**flow/config.mk**
```make
export PLATFORM = sky130hd
export DESIGN_NAME = medianFilter
export DESIGN_NICKNAME = medianFilter
export VERILOG_FILES = /design/flow/design.v
export SDC_FILE = /design/flow/constraint.sdc
export NUM_CORES = 4
export LEC_CHECK = 0
export CAP_MARGIN = 20
export CORE_ASPECT_RATIO = 0.88
export CORE_MARGIN = 2
export CORE_UTILIZATION = 72
export CTS_CLUSTER_DIAMETER = 346
export CTS_CLUSTER_SIZE = 39
export HOLD_SLACK_MARGIN = -0.09
export PLACE_DENSITY_LB_ADDON = 0.29
export SETUP_SLACK_MARGIN = 0.66
export SLEW_MARGIN = 20
```
**flow/constraint.sdc**
```tcl
create_clock -name core_clock -period 4.42 [get_ports {clk}]
set_input_delay 0.8840 -clock core_clock [delete_from_list [all_inputs] [get_ports {clk}]]
set_output_delay 0.8840 -clock core_clock [all_outputs]
set_load 0.01 [all_outputs]
```
**flow/design.v**
```verilog
module comparator_9(
	output	[7:0]		out, 
	input					clk, 
	input					ldFilter, 
	input		[1:0]		selFilter, 
	input		[7:0]		in1, 
	input		[7:0]		in2, 
	input		[7:0]		in3, 
	input		[7:0]		in4, 
	input		[7:0]		in5, 
	input		[7:0]		in6, 
	input		[7:0]		in7, 
	input		[7:0]		in8, 
	input		[7:0]		in9
); 
wire	[7:0] max11, max12, max13, max21, max22, max23, max3; 
wire 	[7:0] med11, med12, med13, med21, med22, med23, med3; 
wire	[7:0]	min11, min12, min13, min21, min22, min23, min3; 
wire			en1, en2, en3; 
assign en1 = (ldFilter == 1) && (selFilter == 1); 
assign en2 = (ldFilter == 1) && (selFilter == 2); 
assign en3 = (ldFilter == 1) && (selFilter == 3); 
comparator comp11(.max (max11), .med (med11), .min (min11), .clk (clk), .en (en1), .in_1 (in1), .in_2 (in2), .in_3 (in3)); 
comparator comp12(.max (max12), .med (med12), .min (min12), .clk (clk), .en (en1), .in_1 (in4), .in_2 (in5), .in_3 (in6));
comparator comp13(.max (max13), .med (med13), .min (min13), .clk (clk), .en (en1), .in_1 (in7), .in_2 (in8), .in_3 (in9));
comparator comp21(.max (max21), .med (med21), .min (min21), .clk (clk), .en (en2), .in_1 (max11), .in_2 (max12), .in_3 (max13));
comparator comp22(.max (max22), .med (med22), .min (min22), .clk (clk), .en (en2), .in_1 (med11), .in_2 (med12), .in_3 (med13));
comparator comp23(.max (max23), .med (med23), .min (min23), .clk (clk), .en (en2), .in_1 (min11), .in_2 (min12), .in_3 (min13));
comparator comp3(.max (max3), .med (med3), .min (min3), .clk (clk), .en (en3), .in_1 (min21), .in_2 (med22), .in_3 (max23));
assign out = med3; 
endmodule
module comparator(
	output reg	[7:0]	max, 
	output reg	[7:0]	med, 
	output reg	[7:0]	min,
	input					clk, 
	input					en, 
	input			[7:0]	in_1, 
	input			[7:0]	in_2, 
	input			[7:0]	in_3
);
always@(posedge clk)
begin
	if(en)
	begin
	  if((in_1 >= in_2) && (in_1 >= in_3) && (in_2 >= in_3)) begin max <= in_1; med <= in_2; min <= in_3; end 
	  else if((in_1 >= in_2) && (in_1 >= in_3) && (in_3 >= in_2)) begin max <= in_1; med <= in_3; min <= in_2; end
	  else if((in_2 >= in_1) && (in_2 >= in_3) && (in_1 >= in_3)) begin max <= in_2; med <= in_1; min <= in_3; end
	  else if((in_2 >= in_1) && (in_2 >= in_3) && (in_3 >= in_1)) begin max <= in_2; med <= in_3; min <= in_1; end
	  else if((in_3 >= in_1) && (in_3 >= in_2) && (in_1 >= in_2)) begin max <= in_3; med <= in_1; min <= in_2; end
	  else if((in_3 >= in_1) && (in_3 >= in_2) && (in_2 >= in_1)) begin max <= in_3; med <= in_2; min <= in_1; end
	end
end
endmodule
module CU(
	output reg				ldAddr, 
	output reg	[2:0]		selAddr, 
	output reg				ldImage, 
	output reg	[2:0]		selImage, 
	output reg				ldFilter, 
	output reg 	[1:0]		selFilter, 
	output reg				done,
	input						clk, 
	input						rst
); 
reg	[3:0]	state; 
parameter S0 = 4'b0000, S1 = 4'b0001, S2 = 4'b0010, S3 = 4'b0011, S4 = 4'b0100, 
  S5 = 4'b0101, S6 = 4'b0110, S7 = 4'b0111, S8 = 4'b1000; 
parameter LENGTH = 640, WIDTH = 480; 
always@(posedge clk or negedge rst)
begin 
	if(!rst)	begin 
	  state <= 0;
	  ldAddr <= 0;			selAddr <= 0; 
	  ldImage <= 0;		selImage <= 0; 
	  ldFilter <= 0;		selFilter <= 0;  
	  done <= 0;  
	end
	else
	begin
		  ldAddr <= 0;			selAddr <= 0; 
		  ldImage <= 0;		selImage <= 0; 
		  ldFilter <= 0;		selFilter <= 0;  
		  done <= 0; 
		  case(state)
		  S0: 	begin state <= S1; 	ldAddr <= 1; 	selAddr <= 1; 		end 
		  S1: 	begin state <= S2; 	ldAddr <= 1; 	selAddr <= 2;  ldImage <= 1; 	selImage <= 1; end
		  S2: 	begin state <= S3; 	ldAddr <= 1; 	selAddr <= 3;  ldImage <= 1; 	selImage <= 2; end
		  S3: 	begin state <= S4; 	ldAddr <= 1; 	selAddr <= 4;  ldImage <= 1; 	selImage <= 3; end
		  S4: 	begin state <= S5; 	ldAddr <= 1; 	selAddr <= 5;  ldImage <= 1; 	selImage <= 4; end
		  S5: 	begin state <= S6;   ldImage <= 1; 	selImage <= 5; end		  
		  S6: 	begin state <= S7; 	ldFilter <= 1; 	selFilter <= 1; 	end 
		  S7: 	begin state <= S8; 	ldFilter <= 1; 	selFilter <= 2; 	end
		  S8: 	begin state <= S0; 	ldFilter <= 1; 	selFilter <= 3;   done <= 1; 	end
        default: begin state <= S0; end
        endcase
	end
end
endmodule 
module DU(
	output 		[7:0]		out, 
	output reg	[18:0]	out_address, 
	output reg				out_valid, 
	output		[18:0]	address_a, 
	output		[18:0]	address_b, 
	input			[7:0]		q_a, 
	input			[7:0]		q_b, 
	input 					clk, 
	input						rst, 
	input						ldAddr, 
	input			[2:0]		selAddr, 
	input 					ldImage,  
	input 		[2:0] 	selImage, 
	input 					ldFilter, 
	input 		[1:0]		selFilter, 
	input                done 
); 
reg 	[18:0]	addr_a; 
reg	[18:0]	addr_b; 
reg 	[7:0] 	in1;  
reg 	[7:0] 	in2; 
reg 	[7:0] 	in3;
reg 	[7:0] 	in4;  
reg 	[7:0] 	in5;  
reg 	[7:0] 	in6;  
reg 	[7:0] 	in7;  
reg 	[7:0] 	in8;  
reg 	[7:0] 	in9;
reg [10:0] column;
reg [9:0] row;
reg [1:0] extra_bits;
reg				ldImage_d; 
reg	[2:0]		selImage_d; 
reg				ldFilter_d; 
reg	[1:0]		selFilter_d; 
parameter LENGTH = 480, WIDTH = 640; 
always@(posedge clk or negedge rst)
begin 
  if(!rst) begin 
    ldImage_d <= 0; selImage_d <= 0; 
    ldFilter_d <= 0; selFilter_d <= 0; 
    out_valid <= 0; 
  end 
  else begin 
    ldImage_d <= ldImage; selImage_d <= selImage; 
    ldFilter_d <= ldFilter; selFilter_d <= selFilter; 
    out_valid <= ldFilter_d && (selFilter_d == 3); 
  end 
end
always@(posedge clk or negedge rst)
begin 
  if(!rst) begin 
    column <= 0; row <= 0; 
  end 
  else if(done) begin 
    if(column == LENGTH - 1) 
	   begin column <= 0; row <= (row == WIDTH - 1) ? 10'd0 : row + 1; end 
	 else column <= column + 1; 
  end
end
always@(posedge clk)
begin 
  if(done) out_address <= LENGTH * row + column; 
end
always@(posedge clk or negedge rst) begin
  if(!rst) begin
    addr_a <= 0; addr_b <= 0;
  end
  else if(ldAddr) begin
  if(row > 0 && row < (WIDTH - 1) && column > 0 && column < (LENGTH - 1) ) begin
    case(selAddr)
    1: begin 	{extra_bits, addr_a} <= LENGTH * (row - 1) + column - 1 ; 	
	  			   {extra_bits, addr_b} <= LENGTH * (row - 1) + column; 	
		 end 
    2: begin 	{extra_bits, addr_a} <= LENGTH * (row - 1) + column + 1; 	
				   {extra_bits, addr_b} <= LENGTH * row + column - 1; 			
		 end
    3: begin 	{extra_bits, addr_a} <= LENGTH * row + column; 	
				   {extra_bits, addr_b} <= LENGTH * row + column + 1; 	
		 end
    4: begin 	{extra_bits, addr_a} <= LENGTH * (row + 1) + column - 1; 	
				   {extra_bits, addr_b} <= LENGTH * (row + 1) + column; 	
		 end
    5: begin 	{extra_bits, addr_a} <= LENGTH * (row + 1) + column + 1;
		 end
  endcase
  end
  else if ((row == 0) || (column == 0) || (column == (LENGTH-1)) || (row == (WIDTH-1) )) begin
    if(selAddr != 0)
    begin  {extra_bits, addr_a} <= LENGTH * row + column; 
			  {extra_bits, addr_b} <= LENGTH * row + column;
			  end
  end 
  end  
  end  
assign address_a = addr_a; 
assign address_b = addr_b; 
always@(posedge clk)
begin 
  if(ldImage_d) 
  begin 
    case(selImage_d)
	 1: begin in1 <= q_a; in2 <= q_b; end 
	 2: begin in3 <= q_a; in4 <= q_b; end
	 3: begin in5 <= q_a; in6 <= q_b; end
	 4: begin in7 <= q_a; in8 <= q_b; end
	 5: begin in9 <= q_a; end
    endcase 
  end 
end
comparator_9 comp(	
	.out				(out), 
	.clk				(clk), 
	.ldFilter		(ldFilter_d), 
	.selFilter		(selFilter_d), 
	.in1				(in1), 
	.in2				(in2), 
	.in3				(in3), 
	.in4				(in4), 
	.in5				(in5), 
	.in6				(in6), 
	.in7				(in7), 
	.in8				(in8), 
	.in9				(in9)
);
endmodule 
module medianFilter(
	output	[7:0]		out, 
	output 	[18:0]	out_address, 
	output				out_valid, 
	output	[18:0]	address_a, 
	output	[18:0]	address_b, 
	input		[7:0]		q_a, 
	input		[7:0]		q_b, 
	input					clk, 
	input 				rst
); 
wire 			ldAddr; 
wire			ldImage; 
wire 			ldFilter; 
wire 			done; 
wire	[2:0]	selAddr; 
wire 	[1:0]	selFilter; 
wire 	[2:0]	selImage; 
DU du(
	.out					(out), 
	.out_address		(out_address), 
	.out_valid			(out_valid), 
	.address_a			(address_a), 
	.address_b			(address_b), 
	.q_a					(q_a), 
	.q_b					(q_b), 
	.clk					(clk), 
	.rst					(rst), 
	.ldAddr				(ldAddr), 
	.selAddr				(selAddr), 
	.ldImage				(ldImage), 
	.selImage			(selImage), 
	.ldFilter			(ldFilter), 
	.selFilter			(selFilter), 
	.done             (done)
); 
CU	cu(
	.ldAddr				(ldAddr), 
	.selAddr				(selAddr), 
	.ldImage				(ldImage), 
	.selImage			(selImage), 
	.ldFilter			(ldFilter), 
	.selFilter			(selFilter), 
	.done					(done), 
	.clk					(clk), 
	.rst					(rst)
); 
endmodule 
```
**flow/run.sh**
```bash
#!/bin/bash
# the make line also repeats each setting of config.mk as NAME=value (left out here)
make -C /OpenROAD-flow-scripts/flow DESIGN_CONFIG=/design/flow/config.mk WORK_HOME=/design/flow/orfs CLKGATE_MAP_FILE= finish
```
==> results.txt, run 1 <==
Implementation results. For this run, the register share of the synthesized area comes to approximately a third. In this run, CTS created clock tree buffers numbering 11. The commonest register cell is sky130_fd_sc_hd__edfxtp_1. Cell area after placement landed at 27900 um2.

After clock tree synthesis, the flow added hold-fix buffers numbering 0. Net count after synthesis landed at 2932. Among the non-sequential cells, AND-OR/OR-AND gates take the most area. Die height landed at approximately 180 um. For this run the aggregate overflow at the end of global routing stands at 318. Number of warnings reported in the yosys synthesis log landed at 3. The floorplan step records an initial core utilization of ~73%.

Synthesized-area fraction occupied by adder cells landed at 19.1%. CTS built an H-tree with a depth of 1. Of all cell types, the one taking the most synthesized area is sky130_fd_sc_hd__edfxtp_1. Mux contribution to synthesized area landed at 2.42%. Synthesized cell area landed at 24100 um2. The flow did not finish. The tree built by TritonCTS fans out to 283 sinks.

Counting flops with a built-in enable in the synthesized netlist gives 195. The number of cells reported by Yosys stat comes to roughly 2600. Ranked by instance count, the synthesized netlist is headed by sky130_fd_sc_hd__ha_1 (296), sky130_fd_sc_hd__inv_1 (257), sky130_fd_sc_hd__edfxtp_1 (195), sky130_fd_sc_hd__nor2_1 (188), sky130_fd_sc_hd__a21oi_1 (180).

HPWL reported at the end of detailed placement landed at slightly above 60 mm. The synthesized netlist devotes 4.80% of its cell area to XOR and XNOR gates. The total area inside the core boundary comes to 32800 um2.

Synthesized chip area reported by yosys landed at around 24000 um2. Fraction of the mapped netlist area in simple logic gates landed at 14.7%. Row generation in the floorplan step produced 62 rows. Averaged over all synthesized cells, the footprint is between 9 and 10 um2.

The count of buffers added on input and output ports is roughly 83. By area the synthesized netlist is led by sky130_fd_sc_hd__edfxtp_1 (24%), sky130_fd_sc_hd__ha_1 (15%), sky130_fd_sc_hd__dfrtp_1 (9.0%), sky130_fd_sc_hd__inv_1 (4.0%), sky130_fd_sc_hd__a21oi_1 (3.7%). In this run the deepest clock path goes through 3 buffers.

The top cell type by area accounts for 24.3% of the synthesized area. For this run, the total global-route usage over all layers was measured as 79.4%. In the synthesized netlist the async set-or-reset flop fraction comes to 31.1%. Die width landed at just under 200 um. Per the OpenROAD floorplan log, the area of the die is 34900 um2. Per the post-synthesis report, the number of cells in the design is 2576.

At the end of routability-driven placement, the weighted congestion stood at between 1 and 1.5. The stage where the run came to a stop is 5_1_grt. Pin placement for this block handled 84 I/O pins. The tool reported: "[ERROR GRT-0232] Routing congestion too high. Check the congestion heatmap in the GUI". Looking at the clock tree report, the root buffer type is sky130_fd_sc_hd__clkbuf_16. Synthesis-stage register bit count landed at 283. The cell-mix breakdown from Yosys lists the compound-gate area share as 20.6%. After synthesis, the netlist uses 102 different library cells. The most frequently used library cell after synthesis is sky130_fd_sc_hd__ha_1.
metal layers:
layer	overflow	global-route usage [%]
met5	0	26.9
met2	180	94.6
met4	130	77.0
met3	3	65.9
met1	5	80.7
per-stage QoR:
stage | cells | utilization (%) | setup slack (ps) | hold WS, ps | total power, mW
3_5_place_dp | 3343 | 84.9 | -1120 | 336 | 2.92
3_3_place_gp | 3343 | 84.9 | -784 | 334 | 2.92
4_1_cts | 3401 | 89.4 | -810 | 375 | 4.15
2_1_floorplan | 2576 | - | -662 | 331 | 2.87
what timing repair did:
item	CTS
setup endpoints to repair	41
gates resized	161
setup buffers	41
hold endpoints to repair	0
pin swaps	89
==> run 2: changes to the inputs <==
CORE_ASPECT_RATIO = default   (was 0.88)
CORE_UTILIZATION = 30   (was 72)
CTS_CLUSTER_DIAMETER = default   (was 346)
CTS_CLUSTER_SIZE = default   (was 39)
HOLD_SLACK_MARGIN = default   (was -0.09)
PLACE_DENSITY = 0.6   (was default)
PLACE_DENSITY_LB_ADDON = default   (was 0.29)
SETUP_SLACK_MARGIN = default   (was 0.66)
clock period = 9.8 ns   (was 4.42 ns; I/O delays follow)
==> run 2 against run 1 <==
Compared with the run above:
- now clean on timing, DRC and antenna
- die area up 140%
- synthesized cell count unchanged
- synthesized area unchanged
==> results.txt, run 2 <==
The implementation run finished. Worst ir drop on vdd landed at 92.8 uV. Critical path buffer and inverter count landed at 3. The worst register-to-register path begins at du.row[0]. In this design, the largest share of critical-path delay is due to adder cells. Final tally of max-slew violations landed at 0.

The worst setup path is captured at a register. Number of iterations in the first detailed-routing pass landed at 6. Power density of the placed cells landed at between 90 and 100 nW/um2. Sequential cells account for 47.7% of the total power. In this run, the synthesized area fraction spent on and/or/nand/nor cells is recorded as between 10% and 20%. The data required time reported for the critical path is a little over 10000 ps.

Portion of total power attributed to the clock network landed at 51.5%. Per the timing report, the most critical flop-to-flop path finishes at du.addr_a[16]. The cell that appears most often on the critical path is sky130_fd_sc_hd__ha_1. Setup repair after global routing left no endpoint under its margin. The clock network consumes a total of 1.37 mW. Async set-reset flop share out of synthesis landed at 31.1%.

For reference, the clock transition at the flip-flops on the worst setup and hold paths is 60 ps. Final global-route overflow total landed at 0. After synthesis the cells add up to ~24000 um2. Number of global-route vias before repair landed at 19000. The worst-case reg-to-reg setup slack stands at between 3000 and 4000 ps. In this run the standard cell core region covers 79300 um2.

In this run, power in combinational logic comes to 0.0216 mW. Per the timing report, the biggest fanout along the worst path comes to 12. Die width landed at 287 um. Pin count of the biggest net entering global routing landed at 67.

The most critical min-delay path falls under register to register. The internal power of the cells totals between 2 and 2.5 mW. Net count after synthesis landed at 2932. Number of cells on the worst reg-to-reg path landed at 22. Switching fraction of total power landed at 20.4%. In the final layout, the fill cell count is 8052. On the final layout, the worst clock skew is between 40 and 50 ps. Summing all multiplexer cells gives an area fraction of 2.42%.

STA shows the worst min-delay path finishing at du.selFilter_d[1]. For reference, compound AND-OR and OR-AND cells occupy 20.6% of the area reported after synthesis. Buffers inserted to repair hold after CTS numbered 0. Clock period minus final worst setup slack landed at 6340 ps. STA classifies the critical path startpoint as a register. The count of buffers added on input and output ports is 83. In the finished design, the share of the clock period the worst path needs comes to 64.7%. The timing report lists the critical path depth as 22 cells.

The signal on the critical path passes through inv_1, ha_1, xnor2_1, inv_1, ha_1, xor2_1, fa_1, inv_1, ha_1, a21oi_1, xnor2_1, ha_1, or2_2, o32a_1, a21boi_0, or3_1, and4_1, nand4_4, or4_1, a21oi_1, o311ai_1, a2bb2oi_1. In this run the post-CTS setup repair buffer count came out at 0. Per the detail_route report, routed wire per instance is ~18 um. The flow ran to the end and the layout has no timing, DRC or antenna violations.

Count of clock tree sinks landed at 283. Number of CTS-inserted buffers landed at 36. Tally of OpenROAD warnings landed at 74. Ranked by instance count, the synthesized netlist is headed by sky130_fd_sc_hd__ha_1 (296), sky130_fd_sc_hd__inv_1 (257), sky130_fd_sc_hd__edfxtp_1 (195), sky130_fd_sc_hd__nor2_1 (188), sky130_fd_sc_hd__a21oi_1 (180).

Combinational group share of total power landed at less than 1%. Number of instances resized during post-cts repair landed at 0. The tool flagged a number of max-cap violations equal to 0. sky130_fd_sc_hd__edfxtp_1 takes more of the synthesized area than any other cell. After synthesis, the netlist uses 102 different library cells.

Remaining max-slew budget at the tightest pin landed at 30.0%. Via count landed at 19800. The OpenROAD report gives the critical path a data arrival time of 6820 ps. Using the TritonRoute via totals, the vias-per-cell ratio works out to 5.28. Global-route wire length before repair landed at 107 mm. Number of warnings reported in the yosys synthesis log landed at 3. Per the Yosys statistics, synthesis produced about 2600 cells. Achievable clock frequency landed at 158 MHz. Synthesized chip area reported by yosys landed at 24100 um2. On the final layout, the worst hold slack is between 300 and 400 ps.

STA lists the startpoint of the worst hold path as cu.selFilter[1]. The worst setup path is of the register to register kind. Share of the yosys chip area belonging to registers landed at between 30% and 40%. Yosys attributes the largest share of cell area to sky130_fd_sc_hd__edfxtp_1 (24%), sky130_fd_sc_hd__ha_1 (15%), sky130_fd_sc_hd__dfrtp_1 (9.0%), sky130_fd_sc_hd__inv_1 (4.0%), sky130_fd_sc_hd__a21oi_1 (3.7%). DRC marker count from the first detailed-route iteration landed at roughly 1600. Count of flip-flops with a built-in enable after synthesis landed at a little under 200. between 80 and 90 I/O pins were placed. The wire length recorded after detailed routing is 68.1 mm.

Per the skew report, the later register of the worst-skew pair sees a clock latency of 560 ps. Hold-critical path depth landed at 0. Initial standard-cell utilization of the core landed at 30.4%. The final hold violation count recorded for this run is 0. Leakage dissipation landed at around 12 nW. Number of antenna violations at the first check in global routing landed at 0. Minimum setup slack after placement landed at 3490 ps. On the worst path, the slowest cell contributes a delay of 620 ps.

For reference, full adder, half adder and majority cells occupy 19.1% of the area reported after synthesis. Per the run report, area growth between synthesis and finish was 13.9%. Global routing consumed, over all layers together, between 15 and 20% of the routing resources. Instance tally after logic synthesis landed at 2576. HPWL reported at the end of detailed placement landed at 53.6 mm. Number of H-tree levels landed at 2. Xor-xnor portion of the synthesized cell area landed at under 10%.

According to the timing report, the critical path is launched from du.row[0]. Per the CTS log, the root buffer master is sky130_fd_sc_hd__clkbuf_16. Final weighted congestion in routability-driven placement landed at 0.925.

In the final design database the tool counted 3018 nets. Final core utilization landed at about a third. The capture point of the critical path was reported as du.addr_a[16]. Post-detailed-route count of antenna-violating nets landed at 0. Per the OpenROAD floorplan log, the area of the die is 82500 um2.

Final worst slack landed at 3460 ps. The sequential power reported by the tool is approximately 1.3 mW. Of the post-synthesis cell area, the dominant cell type holds about a quarter. For reference, the post-synthesis area per instance comes to 9.35 um2. Remaining design rule violation count landed at 0.

Antenna diode instance count landed at 0. Counting along the longest clock path gives a buffer depth of 3. The vertical die dimension reported for this design is approximately 290 um. Row generation in the floorplan step produced 103 rows. The largest individual stage delay along the critical path comes from the cell sky130_fd_sc_hd__dfrtp_1. Looking at the gate-level netlist, the highest instance count belongs to sky130_fd_sc_hd__ha_1.

TritonCTS built the clock tree. For the final routed database, the setup TNS stands at 0 ps. For reference, the top logic cell family by area is AND-OR/OR-AND gates. Transition time at the pin with the least slew margin landed at 1050 ps. The synthesis report names the predominant flop master as sky130_fd_sc_hd__edfxtp_1.

Setup violations remaining at the end of the flow were counted as 0. Looking at the group totals, the largest power group turns out to be clock. Yosys reported a register bit count of about 280.

Per the OpenROAD power report, switching power amounts to 0.545 mW.
-- run 2: metrics by stage --
step	total power [mW]	cell area [um2]	cells
finish	2.67	27400	3737
floorplan	1.30	24100	2576
global route	2.75	27400	3737
global placement	1.32	26200	3674
CTS	2.70	27400	3737
detailed placement	1.32	26200	3674
-- run 2: layer usage --
layer	GRT usage, %	part of all wire [%]	vias to the layer above
met2	27.0	46	561
met1	22.1	45	9459
li1	-	-	9616
met5	0	0	-
met3	2.42	5.5	114
met4	5.52	3.2	0
-- run 2: cell type report --
cell class / instances / area, um2 / area share (%)
multi-input cells: 1977 / 14900 / 54.2
flip-flops and latches: 283 / 8060 / 29.4
well taps: 1050 / 1310 / 4.79
repair buffers: 106 / 1000 / 3.65
clock buffers: 46 / 980 / 3.57
inverters: 258 / 968 / 3.53
clock inverters: 17 / 240 / 0.876
==> run 3: changes to the inputs <==
ABC_AREA = 0   (was default)
CORE_UTILIZATION = 50   (was 30)
CTS_CLUSTER_SIZE = 94   (was default)
GPL_TIMING_DRIVEN = 1   (was default)
MAX_ROUTING_LAYER = met4   (was default)
PLACE_DENSITY = default   (was 0.6)
SETUP_SLACK_MARGIN = 0.07   (was default)
SLEW_MARGIN = 10   (was 20)
clock period = 5.54 ns   (was 9.8 ns; I/O delays follow)
==> run 3 against run 2 <==
Compared with the run above:
- still clean on timing, DRC and antenna
- clock power increased by 72%
- clock skew shrank 16 ps
- sequential share of layout area decreased by 0.97 points
- critical path type unchanged
- highest routed layer unchanged
==> results.txt, run 3 <==
The implementation run finished. The worst setup path is launched from a register. Global router's overall resource usage landed at 31.4%. Setup repair after global routing left no endpoint under its margin.

The setup path with the least slack is of type register to register. Of all cell types, the one taking the most synthesized area is sky130_fd_sc_hd__edfxtp_1. For the worst reg-to-reg path, the endpoint reported by OpenROAD is du.addr_a[16]. Entering global routing, the biggest net connects 48 pins.

CTS saw 283 sinks. STA classifies the critical path endpoint as a register. Post-layout instance count excluding filler cells landed at 3395. The setup check on the worst reg-to-reg path leaves a slack of ~250 ps.

Global routing finished with a remaining overflow of 0. Number of warnings reported in the yosys synthesis log landed at 3. HPWL reported at the end of detailed placement landed at about 60 mm.

According to the floorplan log, the row count is 80. Number of CTS-inserted buffers landed at 35. Yosys attributes the largest share of cell area to sky130_fd_sc_hd__edfxtp_1 (24%), sky130_fd_sc_hd__ha_1 (15%), sky130_fd_sc_hd__dfrtp_1 (9.0%), sky130_fd_sc_hd__inv_1 (4.0%), sky130_fd_sc_hd__a21oi_1 (3.7%). For this run, the chip area from Yosys synthesis comes to 24100 um2. After detailed routing, the average wire length per cell comes to 22.5 um. Portion of total power attributed to the clock network landed at 50.6%. Share of total power in sequential cells landed at approximately 49%.

In the synthesized netlist, the cells that appear most often are sky130_fd_sc_hd__ha_1 (296), sky130_fd_sc_hd__inv_1 (257), sky130_fd_sc_hd__edfxtp_1 (195), sky130_fd_sc_hd__nor2_1 (188), sky130_fd_sc_hd__a21oi_1 (180). The die is 223 um wide. Worst endpoint required time landed at around 6000 ps.

Data arrival at the endpoint of the critical path landed at 5770 ps. Routability-driven placement finished with a final weighted congestion of roughly 1. The pre-antenna-repair detailed-routing pass consisted of 6 iterations.

In this run the worst setup path begins at du.row[0]. Looking at the group totals, the largest power group turns out to be clock. Average cell area after synthesis landed at 9.35 um2. Looking at the gate-level netlist, the highest instance count belongs to sky130_fd_sc_hd__ha_1. The detailed router reported a total wirelength of 76.3 mm. Post-detailed-route count of antenna-violating nets landed at 0. In this run the worst path has a maximum fanout of 6. Power in the clock group landed at 2.35 mW.

In this run the layout overhead on the synthesized area is reported as 17.8%. Number of H-tree levels landed at 2. Counting flops with a built-in enable in the synthesized netlist gives between 150 and 200. The analysis reports a worst IR drop on VDD of 256 uV. Synthesis-stage register bit count landed at 283. Die height landed at 223 um. Final tally of max-slew violations landed at 0. Cell area after placement landed at 26200 um2. Power density of the placed cells landed at between 150 and 200 nW/um2. Critical path buffer and inverter count landed at 4. Hold-critical path depth landed at 0.

Port buffering added 83 buffers. By instance count, the cell type seen most on the critical path is sky130_fd_sc_hd__buf_4. Mux contribution to synthesized area landed at 2.42%. Number of antenna violations at the first check in global routing landed at 0. Counting cells, the worst reg-to-reg path comes to 22. For this run, asynchronously set or reset flops after synthesis account for just over 30%. Across all checked pins, the minimum headroom to the slew limit is 31.5%.

Number of unique standard cell types used by synthesis landed at approximately 100. Final core utilization landed at 59.5%. Looking at the cell usage after synthesis, the top flip-flop cell is sky130_fd_sc_hd__edfxtp_1. The floorplan report gives the top-level pin count as 84. TritonCTS built the clock tree. Count of filler cells inserted in the layout landed at 4137.

The number of global-route vias before repair is 20700. The power report shows net switching accounting for 21.4% of the total. Looking at hold timing, the worst path starts from cu.ldImage.

Core region area landed at 47600 um2. The run finished with no timing, DRC or antenna violations. Per STA, the worst path accumulates the most delay in the family AND-OR/OR-AND gates. Per the post-synthesis report, the nets total 2932. The synthesized netlist devotes 20.6% of its cell area to compound gates.

Instance tally after logic synthesis landed at 2576. Insertion delay to the later sink of the worst-skew pair landed at 560 ps. The critical path goes through buf_4, buf_4, a21bo_4, xnor2_4, buf_4, fa_1, inv_1, ha_4, a21o_1, a21oi_4, xnor2_2, ha_4, or2_2, o32a_1, a21boi_2, or3_4, and4_4, nand4_4, or4_4, a21oi_2, o311ai_1, a2bb2oi_1. The tree is rooted in a sky130_fd_sc_hd__clkbuf_16. Final worst-path cycle share landed at 95.4%.

Global-route wire length before repair landed at 118 mm. Cell count along the critical path landed at 22. Endpoints with negative setup slack in the final report add up to 0. Leakage dissipation landed at 12.5 nW. The cell area that synthesis handed to floorplanning was 24100 um2.

The flow reports an fmax of around 190 MHz. After detailed placement, the design holds a cell count of 3313. Via count landed at between 20000 and 25000. Summing internal, switching and leakage power gives 4.64 mW. Cell count listed in synth_stat.txt landed at 2576. Summing the areas of all and, or, nand and nor instances in the mapped netlist gives 14.7% of the synthesized area. Delay of the slowest critical-path stage landed at 560 ps. Net count of the finished layout landed at 3108.

Per the layout area report, the combinational gate area comes to 15700 um2. Clock transition at the registers of the reported paths landed at roughly 60 ps. Across the run, the number of max-cap violations was 0.

After layout, the setup clock skew is reported as 29.9 ps. The top cell type by area accounts for between 20% and 30% of the synthesized area. After synthesis, the largest family of logic cells by area is AND-OR/OR-AND gates. Post-route cell area landed at around 28000 um2.

Counting endpoints that fail hold in the final report gives 0. The tightest min-delay check is of the register to register type. In the routed layout, each cell is associated on average with a via count of 6.10. Switching component of the power landed at 0.993 mW. Per the layout area report, the register area comes to 8060 um2. Synthesized-area fraction occupied by adder cells landed at between 10% and 20%. The violation tally recorded at the end of detailed-routing iteration 0 is 1437. Combinational cells account for 0.9% of the total power. The most critical setup path has its endpoint at du.addr_a[16]. Looking at the hold checks, the worst path lands on du.ldImage_d.

The clock passes through at most 3 buffers. Per Yosys stat, the portion of area used by sequential elements is 33.5%. For the combinational group, total power comes out at approximately 0.04 mW. Looking at the max-slew report, the worst-margin pin has a slew of 1020 ps.

The internal portion of the total power is around 3.6 mW. The sequential power reported by the tool is 2.25 mW. For this design, the slowest cell found on the critical path is sky130_fd_sc_hd__fa_1.

Xor-xnor portion of the synthesized cell area landed at 4.80%. The clock period could shrink to roughly 5300 ps. The DRC violation total left in the routed layout is recorded as 0. The worst register-to-register path begins at du.row[0]. Initial standard-cell utilization of the core landed at between 50% and 60%. Chip footprint landed at 49900 um2.

Tally of OpenROAD warnings landed at ~75.
## run 3: final cells by class
type / instances / area share, %
clock buffer: 47 / 3.39
tap: 615 / 2.71
timing repair buffer: 197 / 6.05
inverter: 258 / 3.42
multi-input combinational: 1977 / 55.3
clock inverter: 17 / 0.732
sequential: 283 / 28.4
antenna: 1 / 0.00882
## run 3: repair_timing
action	in CTS	in global routing
cloned	0	0
buffers inserted	2	14
hold buffers	0	0
gates resized	13	145
pin swaps	5	52
endpoints found under the hold margin	0	0
endpoints found under the setup margin	5	15
## run 3: stage by stage
stage | setup WS (ps) | hold slack, ps | setup TNS (ps)
6_report | 252 | 346 | 0
3_5_place_dp | -288 | 335 | -325
2_1_floorplan | 74.6 | 331 | 0
5_1_grt | 1.24 | 350 | 0
3_3_place_gp | -292 | 335 | -292
4_1_cts | 62.2 | 348 | 0
## run 3: routing by layer
metal	global-route usage, %	part of all wire [%]	vias to the layer above
met4	15.1	5.6	0
met5	-	0	-
met3	3.36	4.0	202
li1	-	-	9794
met1	35.8	39	10100
met2	55.1	51	643
==> run 4: changes to the inputs <==
ABC_AREA = default   (was 0)
CELL_PAD_IN_SITES_DETAIL_PLACEMENT = 0   (was default)
CORE_ASPECT_RATIO = 1.05   (was default)
CORE_UTILIZATION = 72   (was 50)
CTS_CLUSTER_SIZE = default   (was 94)
GPL_ROUTABILITY_DRIVEN = 1   (was default)
MAX_ROUTING_LAYER = default   (was met4)
SETUP_SLACK_MARGIN = -0.44   (was 0.07)
clock period = 5.04 ns   (was 5.54 ns; I/O delays follow)
==> run 4 against run 3 <==
Compared with the run above:
- the run now fails in 5_1_grt
- die area is 30% lower
- synthesized cell count stayed put
- synthesized area did not move
==> results.txt, run 4 <==
Implementation results. The flow did not finish. The flow stopped in 5_1_grt. The tool reported: "[ERROR GRT-0232] Routing congestion too high. Check the congestion heatmap in the GUI".

The commonest cells after synthesis are sky130_fd_sc_hd__ha_1 (296), sky130_fd_sc_hd__inv_1 (257), sky130_fd_sc_hd__edfxtp_1 (195), sky130_fd_sc_hd__nor2_1 (188), sky130_fd_sc_hd__a21oi_1 (180). Sorting the synthesized cells by area gives the leading types as sky130_fd_sc_hd__edfxtp_1 (24%), sky130_fd_sc_hd__ha_1 (15%), sky130_fd_sc_hd__dfrtp_1 (9.0%), sky130_fd_sc_hd__inv_1 (4.0%), sky130_fd_sc_hd__a21oi_1 (3.7%). Fraction of the mapped netlist area in compound gates landed at 20.6%. Number of H-tree levels landed at 1. Synthesized cell area landed at ~24000 um2.

Count of flip-flops with a built-in enable after synthesis landed at 195. For reference, the top logic cell family by area is AND-OR/OR-AND gates. Mux contribution to synthesized area landed at 2.42%. Average cell area after synthesis landed at 9.35 um2. The commonest register cell is sky130_fd_sc_hd__edfxtp_1. sky130_fd_sc_hd__edfxtp_1 takes more of the synthesized area than any other cell. The most frequently used library cell after synthesis is sky130_fd_sc_hd__ha_1. Die height landed at 191 um. During placement, the flow inserted port buffers numbering 83. Number of CTS-inserted buffers landed at 30. Per the gpl log, the routability congestion estimate is 1.05. Total I/O pin count landed at ~84. The chip occupies 34900 um2.

Cell count listed in synth_stat.txt landed at 2576. Synthesized chip area reported by yosys landed at between 20000 and 25000 um2. The initialized floorplan defines just under 70 standard-cell rows. Instance tally after logic synthesis landed at 2576. Number of unique standard cell types used by synthesis landed at a little over 100. After clock tree synthesis, the flow added hold-fix buffers numbering 0.

Yosys reports that the leading cell type by area covers 24.3% of the netlist area. Measured along the x axis, the die boundary spans 182 um. The post-placement cell area is 27000 um2. After synthesis the netlist holds a flip-flop and latch count of 283. Share of the yosys chip area belonging to registers landed at 33.5%.

According to the dpl log, the detail-placed design has an HPWL of 60.3 mm. The clock drives ~280 sinks. Looking at the clock tree report, the root buffer type is sky130_fd_sc_hd__clkbuf_16. Maximum count of clock buffers along a single path landed at 3. After Yosys synthesis, XOR and XNOR cells account for 4.80% of the synthesized area. Counting flops with an async set or reset pin after synthesis yields a share of 31.1%.

Global routing finished with a remaining overflow of 1. In this run, the synthesized area fraction spent on adder and majority cells is recorded as 19.1%. Net count after synthesis landed at 2932.

Yosys printed 3 warnings. For this run, the total global-route usage over all layers was measured as between 60 and 70%. Per the synthesis report, the simple-gate share of the synthesized area is between 10% and 20%. Initial standard-cell utilization of the core landed at 73.1%.

According to the floorplan report, the placeable core area is 32900 um2.
==> run 4: metrics by stage <==
stage / instances / worst slack [ps]
floorplan: 2576 / -425
CTS: 3316 / -438
global placement: 3255 / -716
detailed placement: 3255 / -721
==> run 4: timing repair <==
item	4_1_cts
endpoints found under the setup margin	12
buffers inserted	5
pin swaps	7
hold endpoints to repair	0
gates resized	27
==> run 4: layer usage <==
metal | global-route usage [%] | overflow
met5 | 20.1 | 0
met4 | 57.4 | 1
met3 | 44.6 | 0
met2 | 85.1 | 0
met1 | 70.0 | 0
==> run 5: changes to the inputs <==
ABC_AREA = 1   (was default)
CELL_PAD_IN_SITES_DETAIL_PLACEMENT = default   (was 0)
CORE_ASPECT_RATIO = default   (was 1.05)
CORE_UTILIZATION = 69   (was 72)
GPL_ROUTABILITY_DRIVEN = default   (was 1)
GPL_TIMING_DRIVEN = default   (was 1)
HOLD_SLACK_MARGIN = -0.09   (was default)
SETUP_SLACK_MARGIN = -0.27   (was -0.44)
SLEW_MARGIN = 20   (was 10)
TNS_END_PERCENT = 5   (was default)
clock period = 4.58 ns   (was 5.04 ns; I/O delays follow)
==> run 5 against run 4 <==
Compared with the run above:
- synthesized cell count increased by 27%
- die area increased by 9.3%
- now fails the layout checks on setup timing
- synthesized area increased by 5.0%
==> results.txt, run 5 <==
The implementation run finished. Setup slack on the worst reg-to-reg path comes out at -1320 ps. The first global-routing pass estimated about 140 mm of wire. The final timing report derives a shortest allowable period of 5900 ps. Final clock skew landed at 54.2 ps.

Achievable clock frequency landed at 170 MHz. Tally of OpenROAD warnings landed at 79. After floorplanning, the die was sized to cover 38200 um2. Via count landed at 26900. Of the total power, registers draw 50.9%. A clean result was blocked by setup timing.

Mux contribution to synthesized area landed at 0.0891%. In this run, the synthesized area fraction spent on AND-OR/OR-AND gates is recorded as 16.4%. Clock latency on the worst-skew pair, taken at its later pin, is roughly 640 ps. TritonCTS built the clock tree. For the worst setup path, the data required time is roughly 5100 ps. Final worst slack landed at -1320 ps. Setup repair after global routing could not meet its margin everywhere.

For this run, the slowest stage of the critical path takes about 600 ps. Per the final timing report, the hold violations number 0. The post-synth count of flops with an enable pin is between 150 and 200. sky130_fd_sc_hd__edfxtp_1 takes more of the synthesized area than any other cell. The net count after synthesis is 3629.

The switching component of the power was reported as 1.18 mW. Power density of the placed cells landed at ~180 nW/um2. After synthesis, the mean cell area works out to 7.72 um2. According to the report, the first pass of detailed routing completed in 17 iterations. Portion of synthesized cell area occupied by the leading cell type landed at 23.2%. The slowest stage of the critical path belongs to the cell sky130_fd_sc_hd__fa_1. Power consumed by combinational cells landed at 0.0460 mW. The wire-length estimate of the detail-placed layout is 64.1 mm. Endpoints with negative setup slack in the final report add up to 24. Global router's overall resource usage landed at a little under half.

Count of port buffers added during placement landed at 83. Of all flip-flops after synthesis, the portion carrying an async set or reset was between 30% and 40%. By count the netlist is led by sky130_fd_sc_hd__nand2_1 (694), sky130_fd_sc_hd__inv_1 (521), sky130_fd_sc_hd__ha_1 (296), sky130_fd_sc_hd__o21ai_0 (255), sky130_fd_sc_hd__nor2_1 (212). Die height landed at approximately 200 um.

Die width landed at 195 um. The largest part of the power goes to sequential cells. Cell count listed in synth_stat.txt landed at 3273. Final tally of max-slew violations landed at 0. For the worst reg-to-reg path, the endpoint reported by OpenROAD is du.addr_b[18]. The number of global-route vias before repair came to about 27000. Worst ir drop on vdd landed at about 480 uV. The violation tally recorded at the end of detailed-routing iteration 0 is 3408. Across the run, the number of max-cap violations was 0. The worst setup path is launched from a register. At the end of routability-driven placement, the weighted congestion stood at 1.01.

Total design power landed at 5.35 mW. The tree is rooted in a sky130_fd_sc_hd__clkbuf_16. Count of clock tree sinks landed at approximately 280. The setup path with the least slack is of type register to register. Per the synth stats, the flop cell with the highest instance count is sky130_fd_sc_hd__edfxtp_1. Number of warnings reported in the yosys synthesis log landed at 3. Yosys instantiated no cell more often than sky130_fd_sc_hd__nand2_1. Total routed wirelength landed at approximately 90 mm.

OpenSTA lists the critical path endpoint as du.addr_b[18]. Remaining design rule violation count landed at 0. After layout, the worst path uses 129% of the clock period. The area growth from synthesis to layout is 18.8%. Per the detail_route report, routed wire per instance is ~22 um. Critical path buffer and inverter count landed at 7. Cell area after placement landed at 28500 um2.

At the placement stage, the worst setup path has a slack of -853 ps. Post-route cell area landed at approximately 30000 um2. Per the synth log, the flip-flop and latch total comes to 283. The arrival time of data at the worst endpoint is listed as 6450 ps. 84 I/O pins were placed. Per the CTS log, the buffer count on the longest clock path is 3. The critical path runs through a total of 26 cells. Portion of total power attributed to the clock network landed at 48.3%. Leakage dissipation landed at 15.0 nW.

Transition time at the pin with the least slew margin landed at ~1100 ps. On the critical path the largest part of the delay comes from adder cells. STA classifies the critical path endpoint as a register.

Largest fanout on the critical path landed at 8. Post-route worst hold slack landed at 331 ps. The run finished, with violations left. Synthesized-area fraction occupied by adder cells landed at 18.0%. Internal power landed at 4.16 mW. Among the non-sequential cells, simple AND/OR/NAND/NOR gates take the most area. The most critical min-delay path falls under primary input to asynchronous set/reset pin. Share of the yosys chip area belonging to registers landed at a little under a third.

The worst register-to-register path depth is 26. Synthesized chip area reported by yosys landed at 25300 um2. Net switching is 22.1% of the power. Final core utilization landed at 82.6%. Checking max transition, the worst relative margin is between 20% and 30%. Combinational group share of total power landed at 0.9%. Counting every instance in the synthesized netlist gives 3273.

Core region area landed at 36300 um2. Number of antenna violations at the first check in global routing landed at 1. The floorplan has ~70 rows. After Yosys synthesis, and, or, nand and nor cells account for 22.1% of the synthesized area.

In this run the critical register-to-register path is launched from du.row[2]. In the routed layout, each cell is associated on average with a via count of 6.55. The global route stage reports its total congestion overflow as 0. Xor-xnor portion of the synthesized cell area landed at 2.42%.

Sequential cell power landed at 2.72 mW. The synthesis report lists the most area-consuming cells as sky130_fd_sc_hd__edfxtp_1 (23%), sky130_fd_sc_hd__ha_1 (15%), sky130_fd_sc_hd__nand2_1 (10%), sky130_fd_sc_hd__dfrtp_1 (8.6%), sky130_fd_sc_hd__inv_1 (7.7%). Clock transition at the registers of the reported paths landed at 70 ps. The detail route stage leaves a number of antenna-violating nets equal to 0. The finished design was reported to have a net count of 3967.

Number of H-tree levels landed at 1. In the floorplan report the effective utilization is 69.5%. Pin count of the biggest net entering global routing landed at 56. OpenSTA lists the critical path startpoint as du.row[2]. Number of CTS-inserted buffers landed at 31. Power in the clock group landed at 2.58 mW.

Number of unique standard cell types used by synthesis landed at approximately 68. In this run the cell area of the synthesized design comes to approximately 25000 um2.
[run 5: metal layers]
metal	GRT usage (%)	up-vias	share of wire (%)
met5	0.128	-	0
met4	39.3	0	11
met3	10.4	805	11
met2	76.7	2111	46
met1	48.9	12200	32
li1	-	11800	-
[run 5: through the flow]
| step | std cells | setup TNS (ps) |
|---|---|---|
| after floorplan | 3273 | -2620 |
| after global placement | 4038 | -5620 |
| after detailed placement | 4038 | -9110 |
| after CTS | 4101 | -6830 |
| after global routing | 4103 | -22600 |
| final | 4104 | -14760 |
[run 5: repair_timing]
action	4_1_cts	5_1_grt
pin swaps	26	7
setup endpoints to repair	16	19
buffers inserted	6	2
gates resized	43	48
hold buffers	0	0
[run 5: final cells by class]
| type | instances | area [um2] |
|---|---|---|
| well taps | 468 | 586 |
| flip-flops and latches | 283 | 8060 |
| clock buffers | 40 | 841 |
| multi-input cells | 2388 | 15400 |
| diodes | 1 | 2.50 |
| repair buffers | 361 | 2930 |
| fillers | 2155 | 6310 |
| clock inverters | 17 | 185 |
| inverters | 546 | 2060 |
==> run 6: changes to the inputs <==
ABC_AREA = default   (was 1)
CORE_UTILIZATION = 67   (was 69)
CTS_CLUSTER_SIZE = 54   (was default)
HOLD_SLACK_MARGIN = default   (was -0.09)
PLACE_DENSITY = 0.61   (was default)
SETUP_SLACK_MARGIN = default   (was -0.27)
TNS_END_PERCENT = default   (was 5)
clock period = 3.25 ns   (was 4.58 ns; I/O delays follow)
==> run 6 against run 5 <==
Compared with the run above:
- die area down 1.8%
- the run now fails in 5_1_grt
- synthesized area is 4.7% lower
- synthesized cell count fell by 21%
==> results.txt, run 6 <==
Implementation results. The run stopped with a tool error. Per the run summary, the flow got no further than 5_1_grt. The first error in the log reads "[ERROR GRT-0232] Routing congestion too high. Check the congestion heatmap in the GUI".

Summed over all instances, the cell type with the most area after synthesis is sky130_fd_sc_hd__edfxtp_1. Number of warnings reported in the yosys synthesis log landed at 3. The die is between 150 and 200 um tall.

Count of port buffers added during placement landed at a little over 80. Synthesized chip area reported by yosys landed at 24100 um2. Summing the sequential cell areas from Yosys gives 33.5% of the chip area. In the post-synthesis netlist, the cell with the most instances is sky130_fd_sc_hd__ha_1. For this run, asynchronously set or reset flops after synthesis account for a little under a third. Final global-route overflow total landed at between 800 and 900.

Xor-xnor portion of the synthesized cell area landed at 4.80%. Instance tally after logic synthesis landed at about 2600. Of the total synthesized cell area, the portion taken by full adders, half adders and majority gates is 19.1%. Number of unique standard cell types used by synthesis landed at a little over 100. Average cell area after synthesis landed at 9.35 um2. After floorplanning, the die was sized to cover 37500 um2. Per the post-synthesis report, the nets total 2932. Grouping non-sequential cells by family puts the most area in AND-OR/OR-AND gates. The die is 194 um wide. Total I/O pin count landed at 84. Summing the areas of all and, or, nand and nor instances in the mapped netlist gives 14.7% of the synthesized area.

The most used flip-flop cell after synthesis is sky130_fd_sc_hd__edfxtp_1. Cell count listed in synth_stat.txt landed at 2576. Fraction of the mapped netlist area in compound gates landed at 20.6%. Count of clock tree sinks landed at 283. In the floorplan report the effective utilization is 67.9%. Core region area landed at 35500 um2. The cell area that synthesis handed to floorplanning was around 24000 um2. For reference, the top cells by count after synthesis are sky130_fd_sc_hd__ha_1 (296), sky130_fd_sc_hd__inv_1 (257), sky130_fd_sc_hd__edfxtp_1 (195), sky130_fd_sc_hd__nor2_1 (188), sky130_fd_sc_hd__a21oi_1 (180). HPWL reported at the end of detailed placement landed at 64.2 mm. By area the synthesized netlist is led by sky130_fd_sc_hd__edfxtp_1 (24%), sky130_fd_sc_hd__ha_1 (15%), sky130_fd_sc_hd__dfrtp_1 (9.0%), sky130_fd_sc_hd__inv_1 (4.0%), sky130_fd_sc_hd__a21oi_1 (3.7%). After its last routability iteration, the placer logged a weighted congestion of 1.04. Count of standard-cell rows landed at 69. Global router's overall resource usage landed at between 90 and 100%. Counting along the longest clock path gives a buffer depth of 3. Synthesis-stage register bit count landed at 283. Clock tree synthesis selected as its root buffer the cell sky130_fd_sc_hd__clkbuf_16. Count of flip-flops with a built-in enable after synthesis landed at 195.

Number of H-tree levels landed at 1. Counting the buffers created by CTS gives 31. Mux contribution to synthesized area landed at 2.42%.

The area fraction of the largest cell type after synthesis is between 20% and 30%.
run 6: metrics by stage:
stage / std cells / instance area [um2] / util [%] / setup WS [ps]
2_1_floorplan: 2576 / 24500 / - / -1830
3_3_place_gp: 3526 / 29300 / 82.5 / -1980
3_5_place_dp: 3526 / 29300 / 82.5 / -2260
4_1_cts: 3623 / 31900 / 90.0 / -2070
run 6: what timing repair did:
| item | in CTS |
|---|---|
| pin swaps | 132 |
| gates cloned | 3 |
| setup buffers | 44 |
| setup endpoints to repair | 138 |
| hold buffers | 0 |
| resized | 253 |
run 6: per-layer routing:
metal	track usage (%)	GRT overflow
met1	89.7	24
met2	104	501
met3	82.0	38
met4	97.5	304
met5	56.7	9
==> run 7: changes to the inputs <==
ABC_AREA = 1   (was default)
CORE_UTILIZATION = 70   (was 67)
CTS_CLUSTER_DIAMETER = 45   (was default)
CTS_CLUSTER_SIZE = default   (was 54)
PLACE_DENSITY = default   (was 0.61)
PLACE_DENSITY_LB_ADDON = 0.28   (was default)
SETUP_SLACK_MARGIN = 1.25   (was default)
clock period = 4.51 ns   (was 3.25 ns; I/O delays follow)
==> run 7 against run 6 <==
Compared with the run above:
- the run again fails in 5_1_grt
- die area up 0.46%
- synthesized area is 5.0% higher
- synthesized cell count increased by 27%
==> results.txt, run 7 <==
Implementation results. Looking at the clock tree report, the root buffer type is sky130_fd_sc_hd__clkbuf_16. Synthesis instantiated roughly 68 different standard cells from the library. According to the dpl log, the detail-placed design has an HPWL of around 63 mm. The commonest cells after synthesis are sky130_fd_sc_hd__nand2_1 (694), sky130_fd_sc_hd__inv_1 (521), sky130_fd_sc_hd__ha_1 (296), sky130_fd_sc_hd__o21ai_0 (255), sky130_fd_sc_hd__nor2_1 (212). In this run, the synthesized area fraction spent on adder and majority cells is recorded as 18.0%. Xor-xnor portion of the synthesized cell area landed at approximately 2.4%. Of the total synthesized cell area, the portion taken by AND, OR, NAND and NOR gates is 22.1%. After technology mapping, the gate count stands at 3273. Async set-reset flop share out of synthesis landed at just over 30%.

Portion of synthesized cell area occupied by the leading cell type landed at 23.2%. Progress stopped at 5_1_grt. Maximum count of clock buffers along a single path landed at 3. According to the CTS report, the clock sink count is 283. The largest total area in the synthesized netlist belongs to sky130_fd_sc_hd__edfxtp_1. Fraction of the mapped netlist area in compound gates landed at 16.4%. Measured against the total synthesized area, the mux share comes to less than 1%. Prior to clock tree synthesis, the placed netlist has a worst setup slack of -767 ps. Global router's overall resource usage landed at 84.9%. The synthesis stat section lists a flop and latch total of 283. In the synthesized netlist the dominant register cell turns out to be sky130_fd_sc_hd__edfxtp_1. The number of nets handed over by synthesis was around 3600. sky130_fd_sc_hd__nand2_1 is the most common cell in the netlist. From left edge to right edge, the die measures slightly below 200 um. Count of port buffers added during placement landed at 83. Die height landed at 194 um. Share of the yosys chip area belonging to registers landed at about a third. Core region area landed at 35600 um2. The synthesis run identifies the leading combinational cell family as simple AND/OR/NAND/NOR gates. Post-synthesis, Yosys gives the total cell area as approximately 25000 um2.

Before any placement, the netlist area is recorded as 25300 um2. Number of warnings reported in the yosys synthesis log landed at 3. In the floorplan report the effective utilization is 71.1%.

Total I/O pin count landed at 84. The number of cells reported by Yosys stat comes to 3273. Per the CTS log, the maximum H-tree level is 2. Final global-route overflow total landed at about 270.

For reference, the post-synthesis area per instance comes to 7.72 um2. The flow did not finish. In the post-synthesis netlist, the biggest area contributors are sky130_fd_sc_hd__edfxtp_1 (23%), sky130_fd_sc_hd__ha_1 (15%), sky130_fd_sc_hd__nand2_1 (10%), sky130_fd_sc_hd__dfrtp_1 (8.6%), sky130_fd_sc_hd__inv_1 (7.7%).

Count of standard-cell rows landed at 69. The tool reported: "[ERROR GRT-0232] Routing congestion too high. Check the congestion heatmap in the GUI". After its last routability iteration, the placer logged a weighted congestion of 1.05. The overall die size recorded for this design is 37600 um2. Count of flip-flops with a built-in enable after synthesis landed at 195. Number of CTS-inserted buffers landed at 41.
==> run 7: layer usage <==
layer,GRT overflow,track usage (%)
met4,115,83.6
met2,137,97.2
met3,11,76.2
met5,0,44.7
met1,2,84.1
==> run 7: per-stage QoR <==
| stage | cell area, um2 | util (%) | std cells | power, mW | setup TNS (ps) |
|---|---|---|---|---|---|
| 3_5_place_dp | 28600 | 80.5 | 4018 | 2.86 | -9860 |
| 3_3_place_gp | 28600 | 80.5 | 4018 | 2.86 | -6770 |
| 2_1_floorplan | 25500 | - | 3273 | 2.82 | -1620 |
| 4_1_cts | 30900 | 86.8 | 4129 | 6.00 | -7280 |
==> run 7: repair_timing <==
item,4_1_cts
gates cloned,5
setup endpoints to repair,150
hold buffers,0
pin swaps,29
gates resized,140
buffers inserted,30
hold endpoints to repair,0
==> run 8: changes to the inputs <==
ABC_AREA = default   (was 1)
CAP_MARGIN = 30   (was 20)
CELL_PAD_IN_SITES_DETAIL_PLACEMENT = 2   (was default)
CELL_PAD_IN_SITES_GLOBAL_PLACEMENT = 3   (was default)
CORE_MARGIN = 6   (was 2)
CORE_UTILIZATION = 41   (was 70)
CTS_CLUSTER_DIAMETER = default   (was 45)
CTS_CLUSTER_SIZE = 42   (was default)
GPL_TIMING_DRIVEN = 0   (was default)
MAX_ROUTING_LAYER = met5   (was default)
MIN_ROUTING_LAYER = met1   (was default)
PLACE_DENSITY = 0.69   (was default)
PLACE_DENSITY_LB_ADDON = default   (was 0.28)
SETUP_SLACK_MARGIN = 1.41   (was 1.25)
SLEW_MARGIN = 35   (was 20)
TNS_END_PERCENT = 90   (was default)
clock period = 7.0 ns   (was 4.51 ns; I/O delays follow)
==> run 8 against run 7 <==
Compared with the run above:
- the run now finishes clean
- die area up 72%
- synthesized cell count decreased by 21%
- synthesized area is 4.7% lower
==> results.txt, run 8 <==
The implementation run finished. The flow ran to the end and the layout has no timing, DRC or antenna violations. Per the post-synthesis report, the number of cells in the design is 2576. Cell count listed in synth_stat.txt landed at around 2600.

The switching portion of total power comes to 22.9%. Chip footprint landed at roughly 65000 um2. Number of global-route vias before repair landed at 24600. Per the CTS log, the maximum H-tree level is 2. Looking at area per cell type in the netlist, the leader is sky130_fd_sc_hd__edfxtp_1. The worst register-to-register path begins at du.row[0]. Synthesized chip area reported by yosys landed at ~24000 um2.

Dividing the synthesized area by the synthesized cell count gives 9.35 um2. The most critical setup path has its startpoint at du.row[0]. Per the detail_route report, routed wire per instance is 32.0 um.

TritonCTS built the clock tree. Die height landed at around 250 um. Final global-route overflow total landed at 0. The worst setup path is captured at a register. The worst hold path was traced through 0 stages. The first global-routing pass estimated 150 mm of wire. By count the netlist is led by sky130_fd_sc_hd__ha_1 (296), sky130_fd_sc_hd__inv_1 (257), sky130_fd_sc_hd__edfxtp_1 (195), sky130_fd_sc_hd__nor2_1 (188), sky130_fd_sc_hd__a21oi_1 (180). Final core utilization landed at between 50% and 60%. The synthesized netlist devotes 20.6% of its cell area to compound gates. By area the synthesized netlist is led by sky130_fd_sc_hd__edfxtp_1 (24%), sky130_fd_sc_hd__ha_1 (15%), sky130_fd_sc_hd__dfrtp_1 (9.0%), sky130_fd_sc_hd__inv_1 (4.0%), sky130_fd_sc_hd__a21oi_1 (3.7%). According to the finish report, the design has a final net count of 3187.

Count of flip-flops with a built-in enable after synthesis landed at slightly below 200. Initial standard-cell utilization of the core landed at 41.7%. Clock tree synthesis selected as its root buffer the cell sky130_fd_sc_hd__clkbuf_16.

Synthesis-stage register bit count landed at 283. Counting both buffers and inverters, the worst setup path holds a total of 7. Final tally of setup violations landed at 0. Per the placement log, port buffering inserted 83 buffers.

Yosys shows that the main logic family after synthesis is AND-OR/OR-AND gates. After the first detailed-routing iteration, the DRC count stood at 1586. Via count landed at 23000. Per STA, the library cell used most along the worst path is sky130_fd_sc_hd__ha_4. Total I/O pin count landed at 84.

Number of iterations in the first detailed-routing pass landed at 7. The timing report gives the biggest stage delay along the critical path as 600 ps. Maximum count of clock buffers along a single path landed at 3. Final weighted congestion in routability-driven placement landed at 0.907. Setup repair after global routing could not meet its margin everywhere. Synthesized cell area landed at around 24000 um2. Power in the clock group landed at 1.98 mW. sky130_fd_sc_hd__ha_1 is the most common cell in the netlist.

Number of unique standard cell types used by synthesis landed at 102. The worst register-to-register path has a setup slack of 540 ps. The leakage component of the power was reported as 12.9 nW. Fraction of the mapped netlist area in simple logic gates landed at 14.7%. Achievable clock frequency landed at 155 MHz.

Insertion delay to the later sink of the worst-skew pair landed at 580 ps. Number of cells on the worst reg-to-reg path landed at 25. Across every metal layer, demand over resource in global routing totals 30.0%. Pin count of the biggest net entering global routing landed at 63. Share of the yosys chip area belonging to registers landed at 33.5%. Looking at the critical path, the single cell with the biggest stage delay is sky130_fd_sc_hd__fa_2. Clock period minus final worst setup slack landed at 6460 ps. The switching component of the power was reported as around 0.87 mW.

Die width landed at 254 um. Across the VDD grid, the largest voltage drop is between 150 and 200 uV. When the netlist entered floorplanning its net count stood at 2932.

In this run the maximum-capacitance check reported violations numbering 0. The clock network accounts for 52.2% of the total power. For this run, the number of standard cells in the final layout without fillers is 3623. Number of antenna violations at the first check in global routing landed at 1.

Per report_power, the Sequential row totals 1.78 mW. In the finished design, the share of the clock period the worst path needs comes to 92.3%. The worst setup path is launched from a register. Data arrival at the endpoint of the critical path landed at about 6900 ps. Worst endpoint required time landed at 7480 ps. Count of standard-cell rows landed at 88.

For reference, the critical path is captured by du.addr_a[16]. The DRC violation total left in the routed layout is recorded as 0. Per STA, the worst path accumulates the most delay in the family AND-OR/OR-AND gates. Remaining max-slew budget at the tightest pin landed at 35.7%. Ratio of routed vias to standard cells landed at roughly 6.4.

The number of placed instances, taps included, is between 3000 and 4000. Portion of synthesized cell area occupied by the leading cell type landed at 24.3%. Transition time at the pin with the least slew margin landed at 954 ps. Per the synth stats, the flop cell with the highest instance count is sky130_fd_sc_hd__edfxtp_1. Share of total power in sequential cells landed at 46.9%. In this run the most critical hold path is launched from cu.ldFilter. Tally of OpenROAD warnings landed at 78. Xor-xnor portion of the synthesized cell area landed at 4.80%. Hold violation count in the final report landed at 0.

Antenna diode instance count landed at 0. Async set-reset flop share out of synthesis landed at 31.1%. Largest fanout on the critical path landed at 4. For hold timing, the worst endpoint is du.ldFilter_d. Power density of the placed cells landed at 126 nW/um2. Yosys reports the multiplexer fraction of the synthesized area as 2.42%.

Looking at the worst setup and hold paths, the clock pins of their registers show a slew of 70 ps. Count of clock tree sinks landed at 283. HPWL reported at the end of detailed placement landed at 73.8 mm. Note that the worst hold path type here is register to register. Ranked by power, first place goes to clock.

The final max-slew violation count recorded for this run is 0. The critical path crosses 25 cells after its start point. Post-detailed-route count of antenna-violating nets landed at 0.

Final clock skew landed at 33.1 ps. By startpoint and endpoint, the worst setup path is classified as register to register. The design draws 3.79 mW. Core region area landed at 57800 um2. Number of CTS-inserted buffers landed at 35. Combinational power for this build is 0.0347 mW. Internal power landed at 2.92 mW. STA lists the endpoint of the worst register-to-register path as du.addr_a[16]. Number of warnings reported in the yosys synthesis log landed at 3.

Synthesized-area fraction occupied by adder cells landed at 19.1%. In this run, the combinational gates consume 0.9% of the power. Post-synthesis to final-layout area growth landed at 25.4%. Total routed wirelength landed at 116 mm.
## run 8: area by class of cell
cell class / count / area (um2)
plain buffers: 58 / 249
clock buffers: 49 / 1010
clock inverters: 15 / 201
fillers: 5855 / 27600
inverters: 258 / 1000
multi-input cells: 1977 / 16700
flip-flops and latches: 283 / 8070
well taps: 765 / 957
repair buffers: 218 / 2010
## run 8: per-stage QoR
step           setup TNS, ps  hold WS (ps)  instance area [um2]  setup slack [ps]
2_1_floorplan              0           331                24100              1430
3_5_place_dp            -419           337                26000              -243
3_3_place_gp           -26.8           336                25900             -26.8
5_1_grt                    0           355                30200               639
4_1_cts                    0           342                28700              1360
6_report                   0           339                30200               541
## run 8: repair_timing
item / in CTS / in global routing
hold buffers: 0 / 0
pin swaps: 55 / 89
resized: 178 / 157
cloned: 0 / 0
buffers inserted: 61 / 69
endpoints found under the setup margin: 20 / 15
endpoints found under the hold margin: 0 / 0
## run 8: layer usage
layer  vias to the layer above  share of wire (%)  track usage [%]
li1                       9951                  -                -
met1                     11700                 36             33.0
met2                       883                 52             58.3
met3                       465                3.9             2.98
met4                         2                8.0             12.7
met5                         -              0.011                0
==> run 9: changes to the inputs <==
ABC_AREA = 1   (was default)
CAP_MARGIN = 20   (was 30)
CELL_PAD_IN_SITES_DETAIL_PLACEMENT = default   (was 2)
CELL_PAD_IN_SITES_GLOBAL_PLACEMENT = default   (was 3)
CORE_MARGIN = 2   (was 6)
CORE_UTILIZATION = 72   (was 41)
CTS_CLUSTER_DIAMETER = 319   (was default)
CTS_CLUSTER_SIZE = 98   (was 42)
GPL_TIMING_DRIVEN = default   (was 0)
MAX_ROUTING_LAYER = default   (was met5)
MIN_ROUTING_LAYER = default   (was met1)
PLACE_DENSITY = 0.39   (was 0.69)
SETUP_SLACK_MARGIN = default   (was 1.41)
SLEW_MARGIN = 20   (was 35)
TNS_END_PERCENT = 15   (was 90)
clock period = 3.29 ns   (was 7.0 ns; I/O delays follow)
==> run 9 against run 8 <==
Compared with the run above:
- synthesized cell count increased by 27%
- synthesized area is 5.0% higher
- the flow now stops in 5_1_grt
- die area down 43%
==> results.txt, run 9 <==
Implementation results. Number of CTS-inserted buffers landed at 6. Per the synthesis report, the XOR/XNOR share of the synthesized area is 2.42%. Instance count after placement with tap cells included landed at 4118. A synthesized cell averages about 7.7 um2. According to the dpl log, the detail-placed design has an HPWL of 66.1 mm. The initial utilization of the core area, before any placement, comes to 73.2%. Portion of synthesized cell area occupied by the leading cell type landed at 23.2%.

Global router's overall resource usage landed at between 90% and 100%. Synthesized chip area reported by yosys landed at 25300 um2. After Yosys synthesis, full adders, half adders and majority gates account for between 10% and 20% of the synthesized area. Minimum setup slack after placement landed at -2120 ps.

The die is 191 um tall. Chip footprint landed at 36600 um2. When the netlist entered floorplanning its net count stood at 3629. Synthesis-stage register bit count landed at 283. Ranked by total cell area, the synthesized netlist is headed by sky130_fd_sc_hd__edfxtp_1 (23%), sky130_fd_sc_hd__ha_1 (15%), sky130_fd_sc_hd__nand2_1 (10%), sky130_fd_sc_hd__dfrtp_1 (8.6%), sky130_fd_sc_hd__inv_1 (7.7%). The tree is rooted in a sky130_fd_sc_hd__clkbuf_16. In this run the core area contains just under 70 standard-cell rows. Synthesis produced 3273 cells. For this design, the sink count on the clock tree is 283. Pin placement for this block handled 84 I/O pins. Number of unique standard cell types used by synthesis landed at a little under 70. The first error in the log reads "[ERROR GRT-0232] Routing congestion too high. Check the congestion heatmap in the GUI".

In the synthesized netlist, the dominant kind of combinational cell is simple AND/OR/NAND/NOR gates. In this run, the synthesized area fraction spent on and/or/nand/nor cells is recorded as 22.1%. The largest total area in the synthesized netlist belongs to sky130_fd_sc_hd__edfxtp_1. Fraction of the mapped netlist area in compound gates landed at 16.4%.

Measured against the total synthesized area, the mux share comes to 0.0891%. Share of the yosys chip area belonging to registers landed at 31.9%. Post-cts hold-fix buffer tally landed at 0. CTS reports a maximum clock tree buffer depth of 3. Die width landed at 191 um. The flow did not finish.

It got as far as 5_1_grt and failed there. Async set-reset flop share out of synthesis landed at 31.1%. The post-synth count of flops with an enable pin is 195.

In the synthesized netlist, the cells that appear most often are sky130_fd_sc_hd__nand2_1 (694), sky130_fd_sc_hd__inv_1 (521), sky130_fd_sc_hd__ha_1 (296), sky130_fd_sc_hd__o21ai_0 (255), sky130_fd_sc_hd__nor2_1 (212). Warnings reported by Yosys during synthesis add up to 3. Number of H-tree levels landed at 1. Cell count listed in synth_stat.txt landed at 3273. Synthesized cell area landed at 25300 um2. After global routing the overflow that remains totals 1020. The most frequently used library cell after synthesis is sky130_fd_sc_hd__nand2_1. Looking at the cell usage after synthesis, the top flip-flop cell is sky130_fd_sc_hd__edfxtp_1. Count of port buffers added during placement landed at 83.

Core region area landed at 34500 um2. Final weighted congestion in routability-driven placement landed at 1.07.
run 9: metrics by stage:
stage          area [um2]  utilization [%]  total power, mW  hold slack, ps  TNS (ps)
2_1_floorplan       25400                -             3.86             331    -28300
3_3_place_gp        29300             84.8             3.92             336    -36610
3_5_place_dp        29300             84.8             3.92             336    -44320
4_1_cts             30200             87.3             5.23             233    -37040
run 9: timing repair:
item	in CTS
resized	125
cloned	0
setup endpoints to repair	37
pin swaps	60
setup buffers	12
endpoints found under the hold margin	0
run 9: metal layers:
| layer | GRT overflow | GRT usage [%] |
|---|---|---|
| met2 | 587 | 106 |
| met3 | 72 | 84.8 |
| met1 | 93 | 89.0 |
| met4 | 263 | 97.9 |
| met5 | 5 | 68.1 |
Power is estimated from default activity; no workload was simulated.
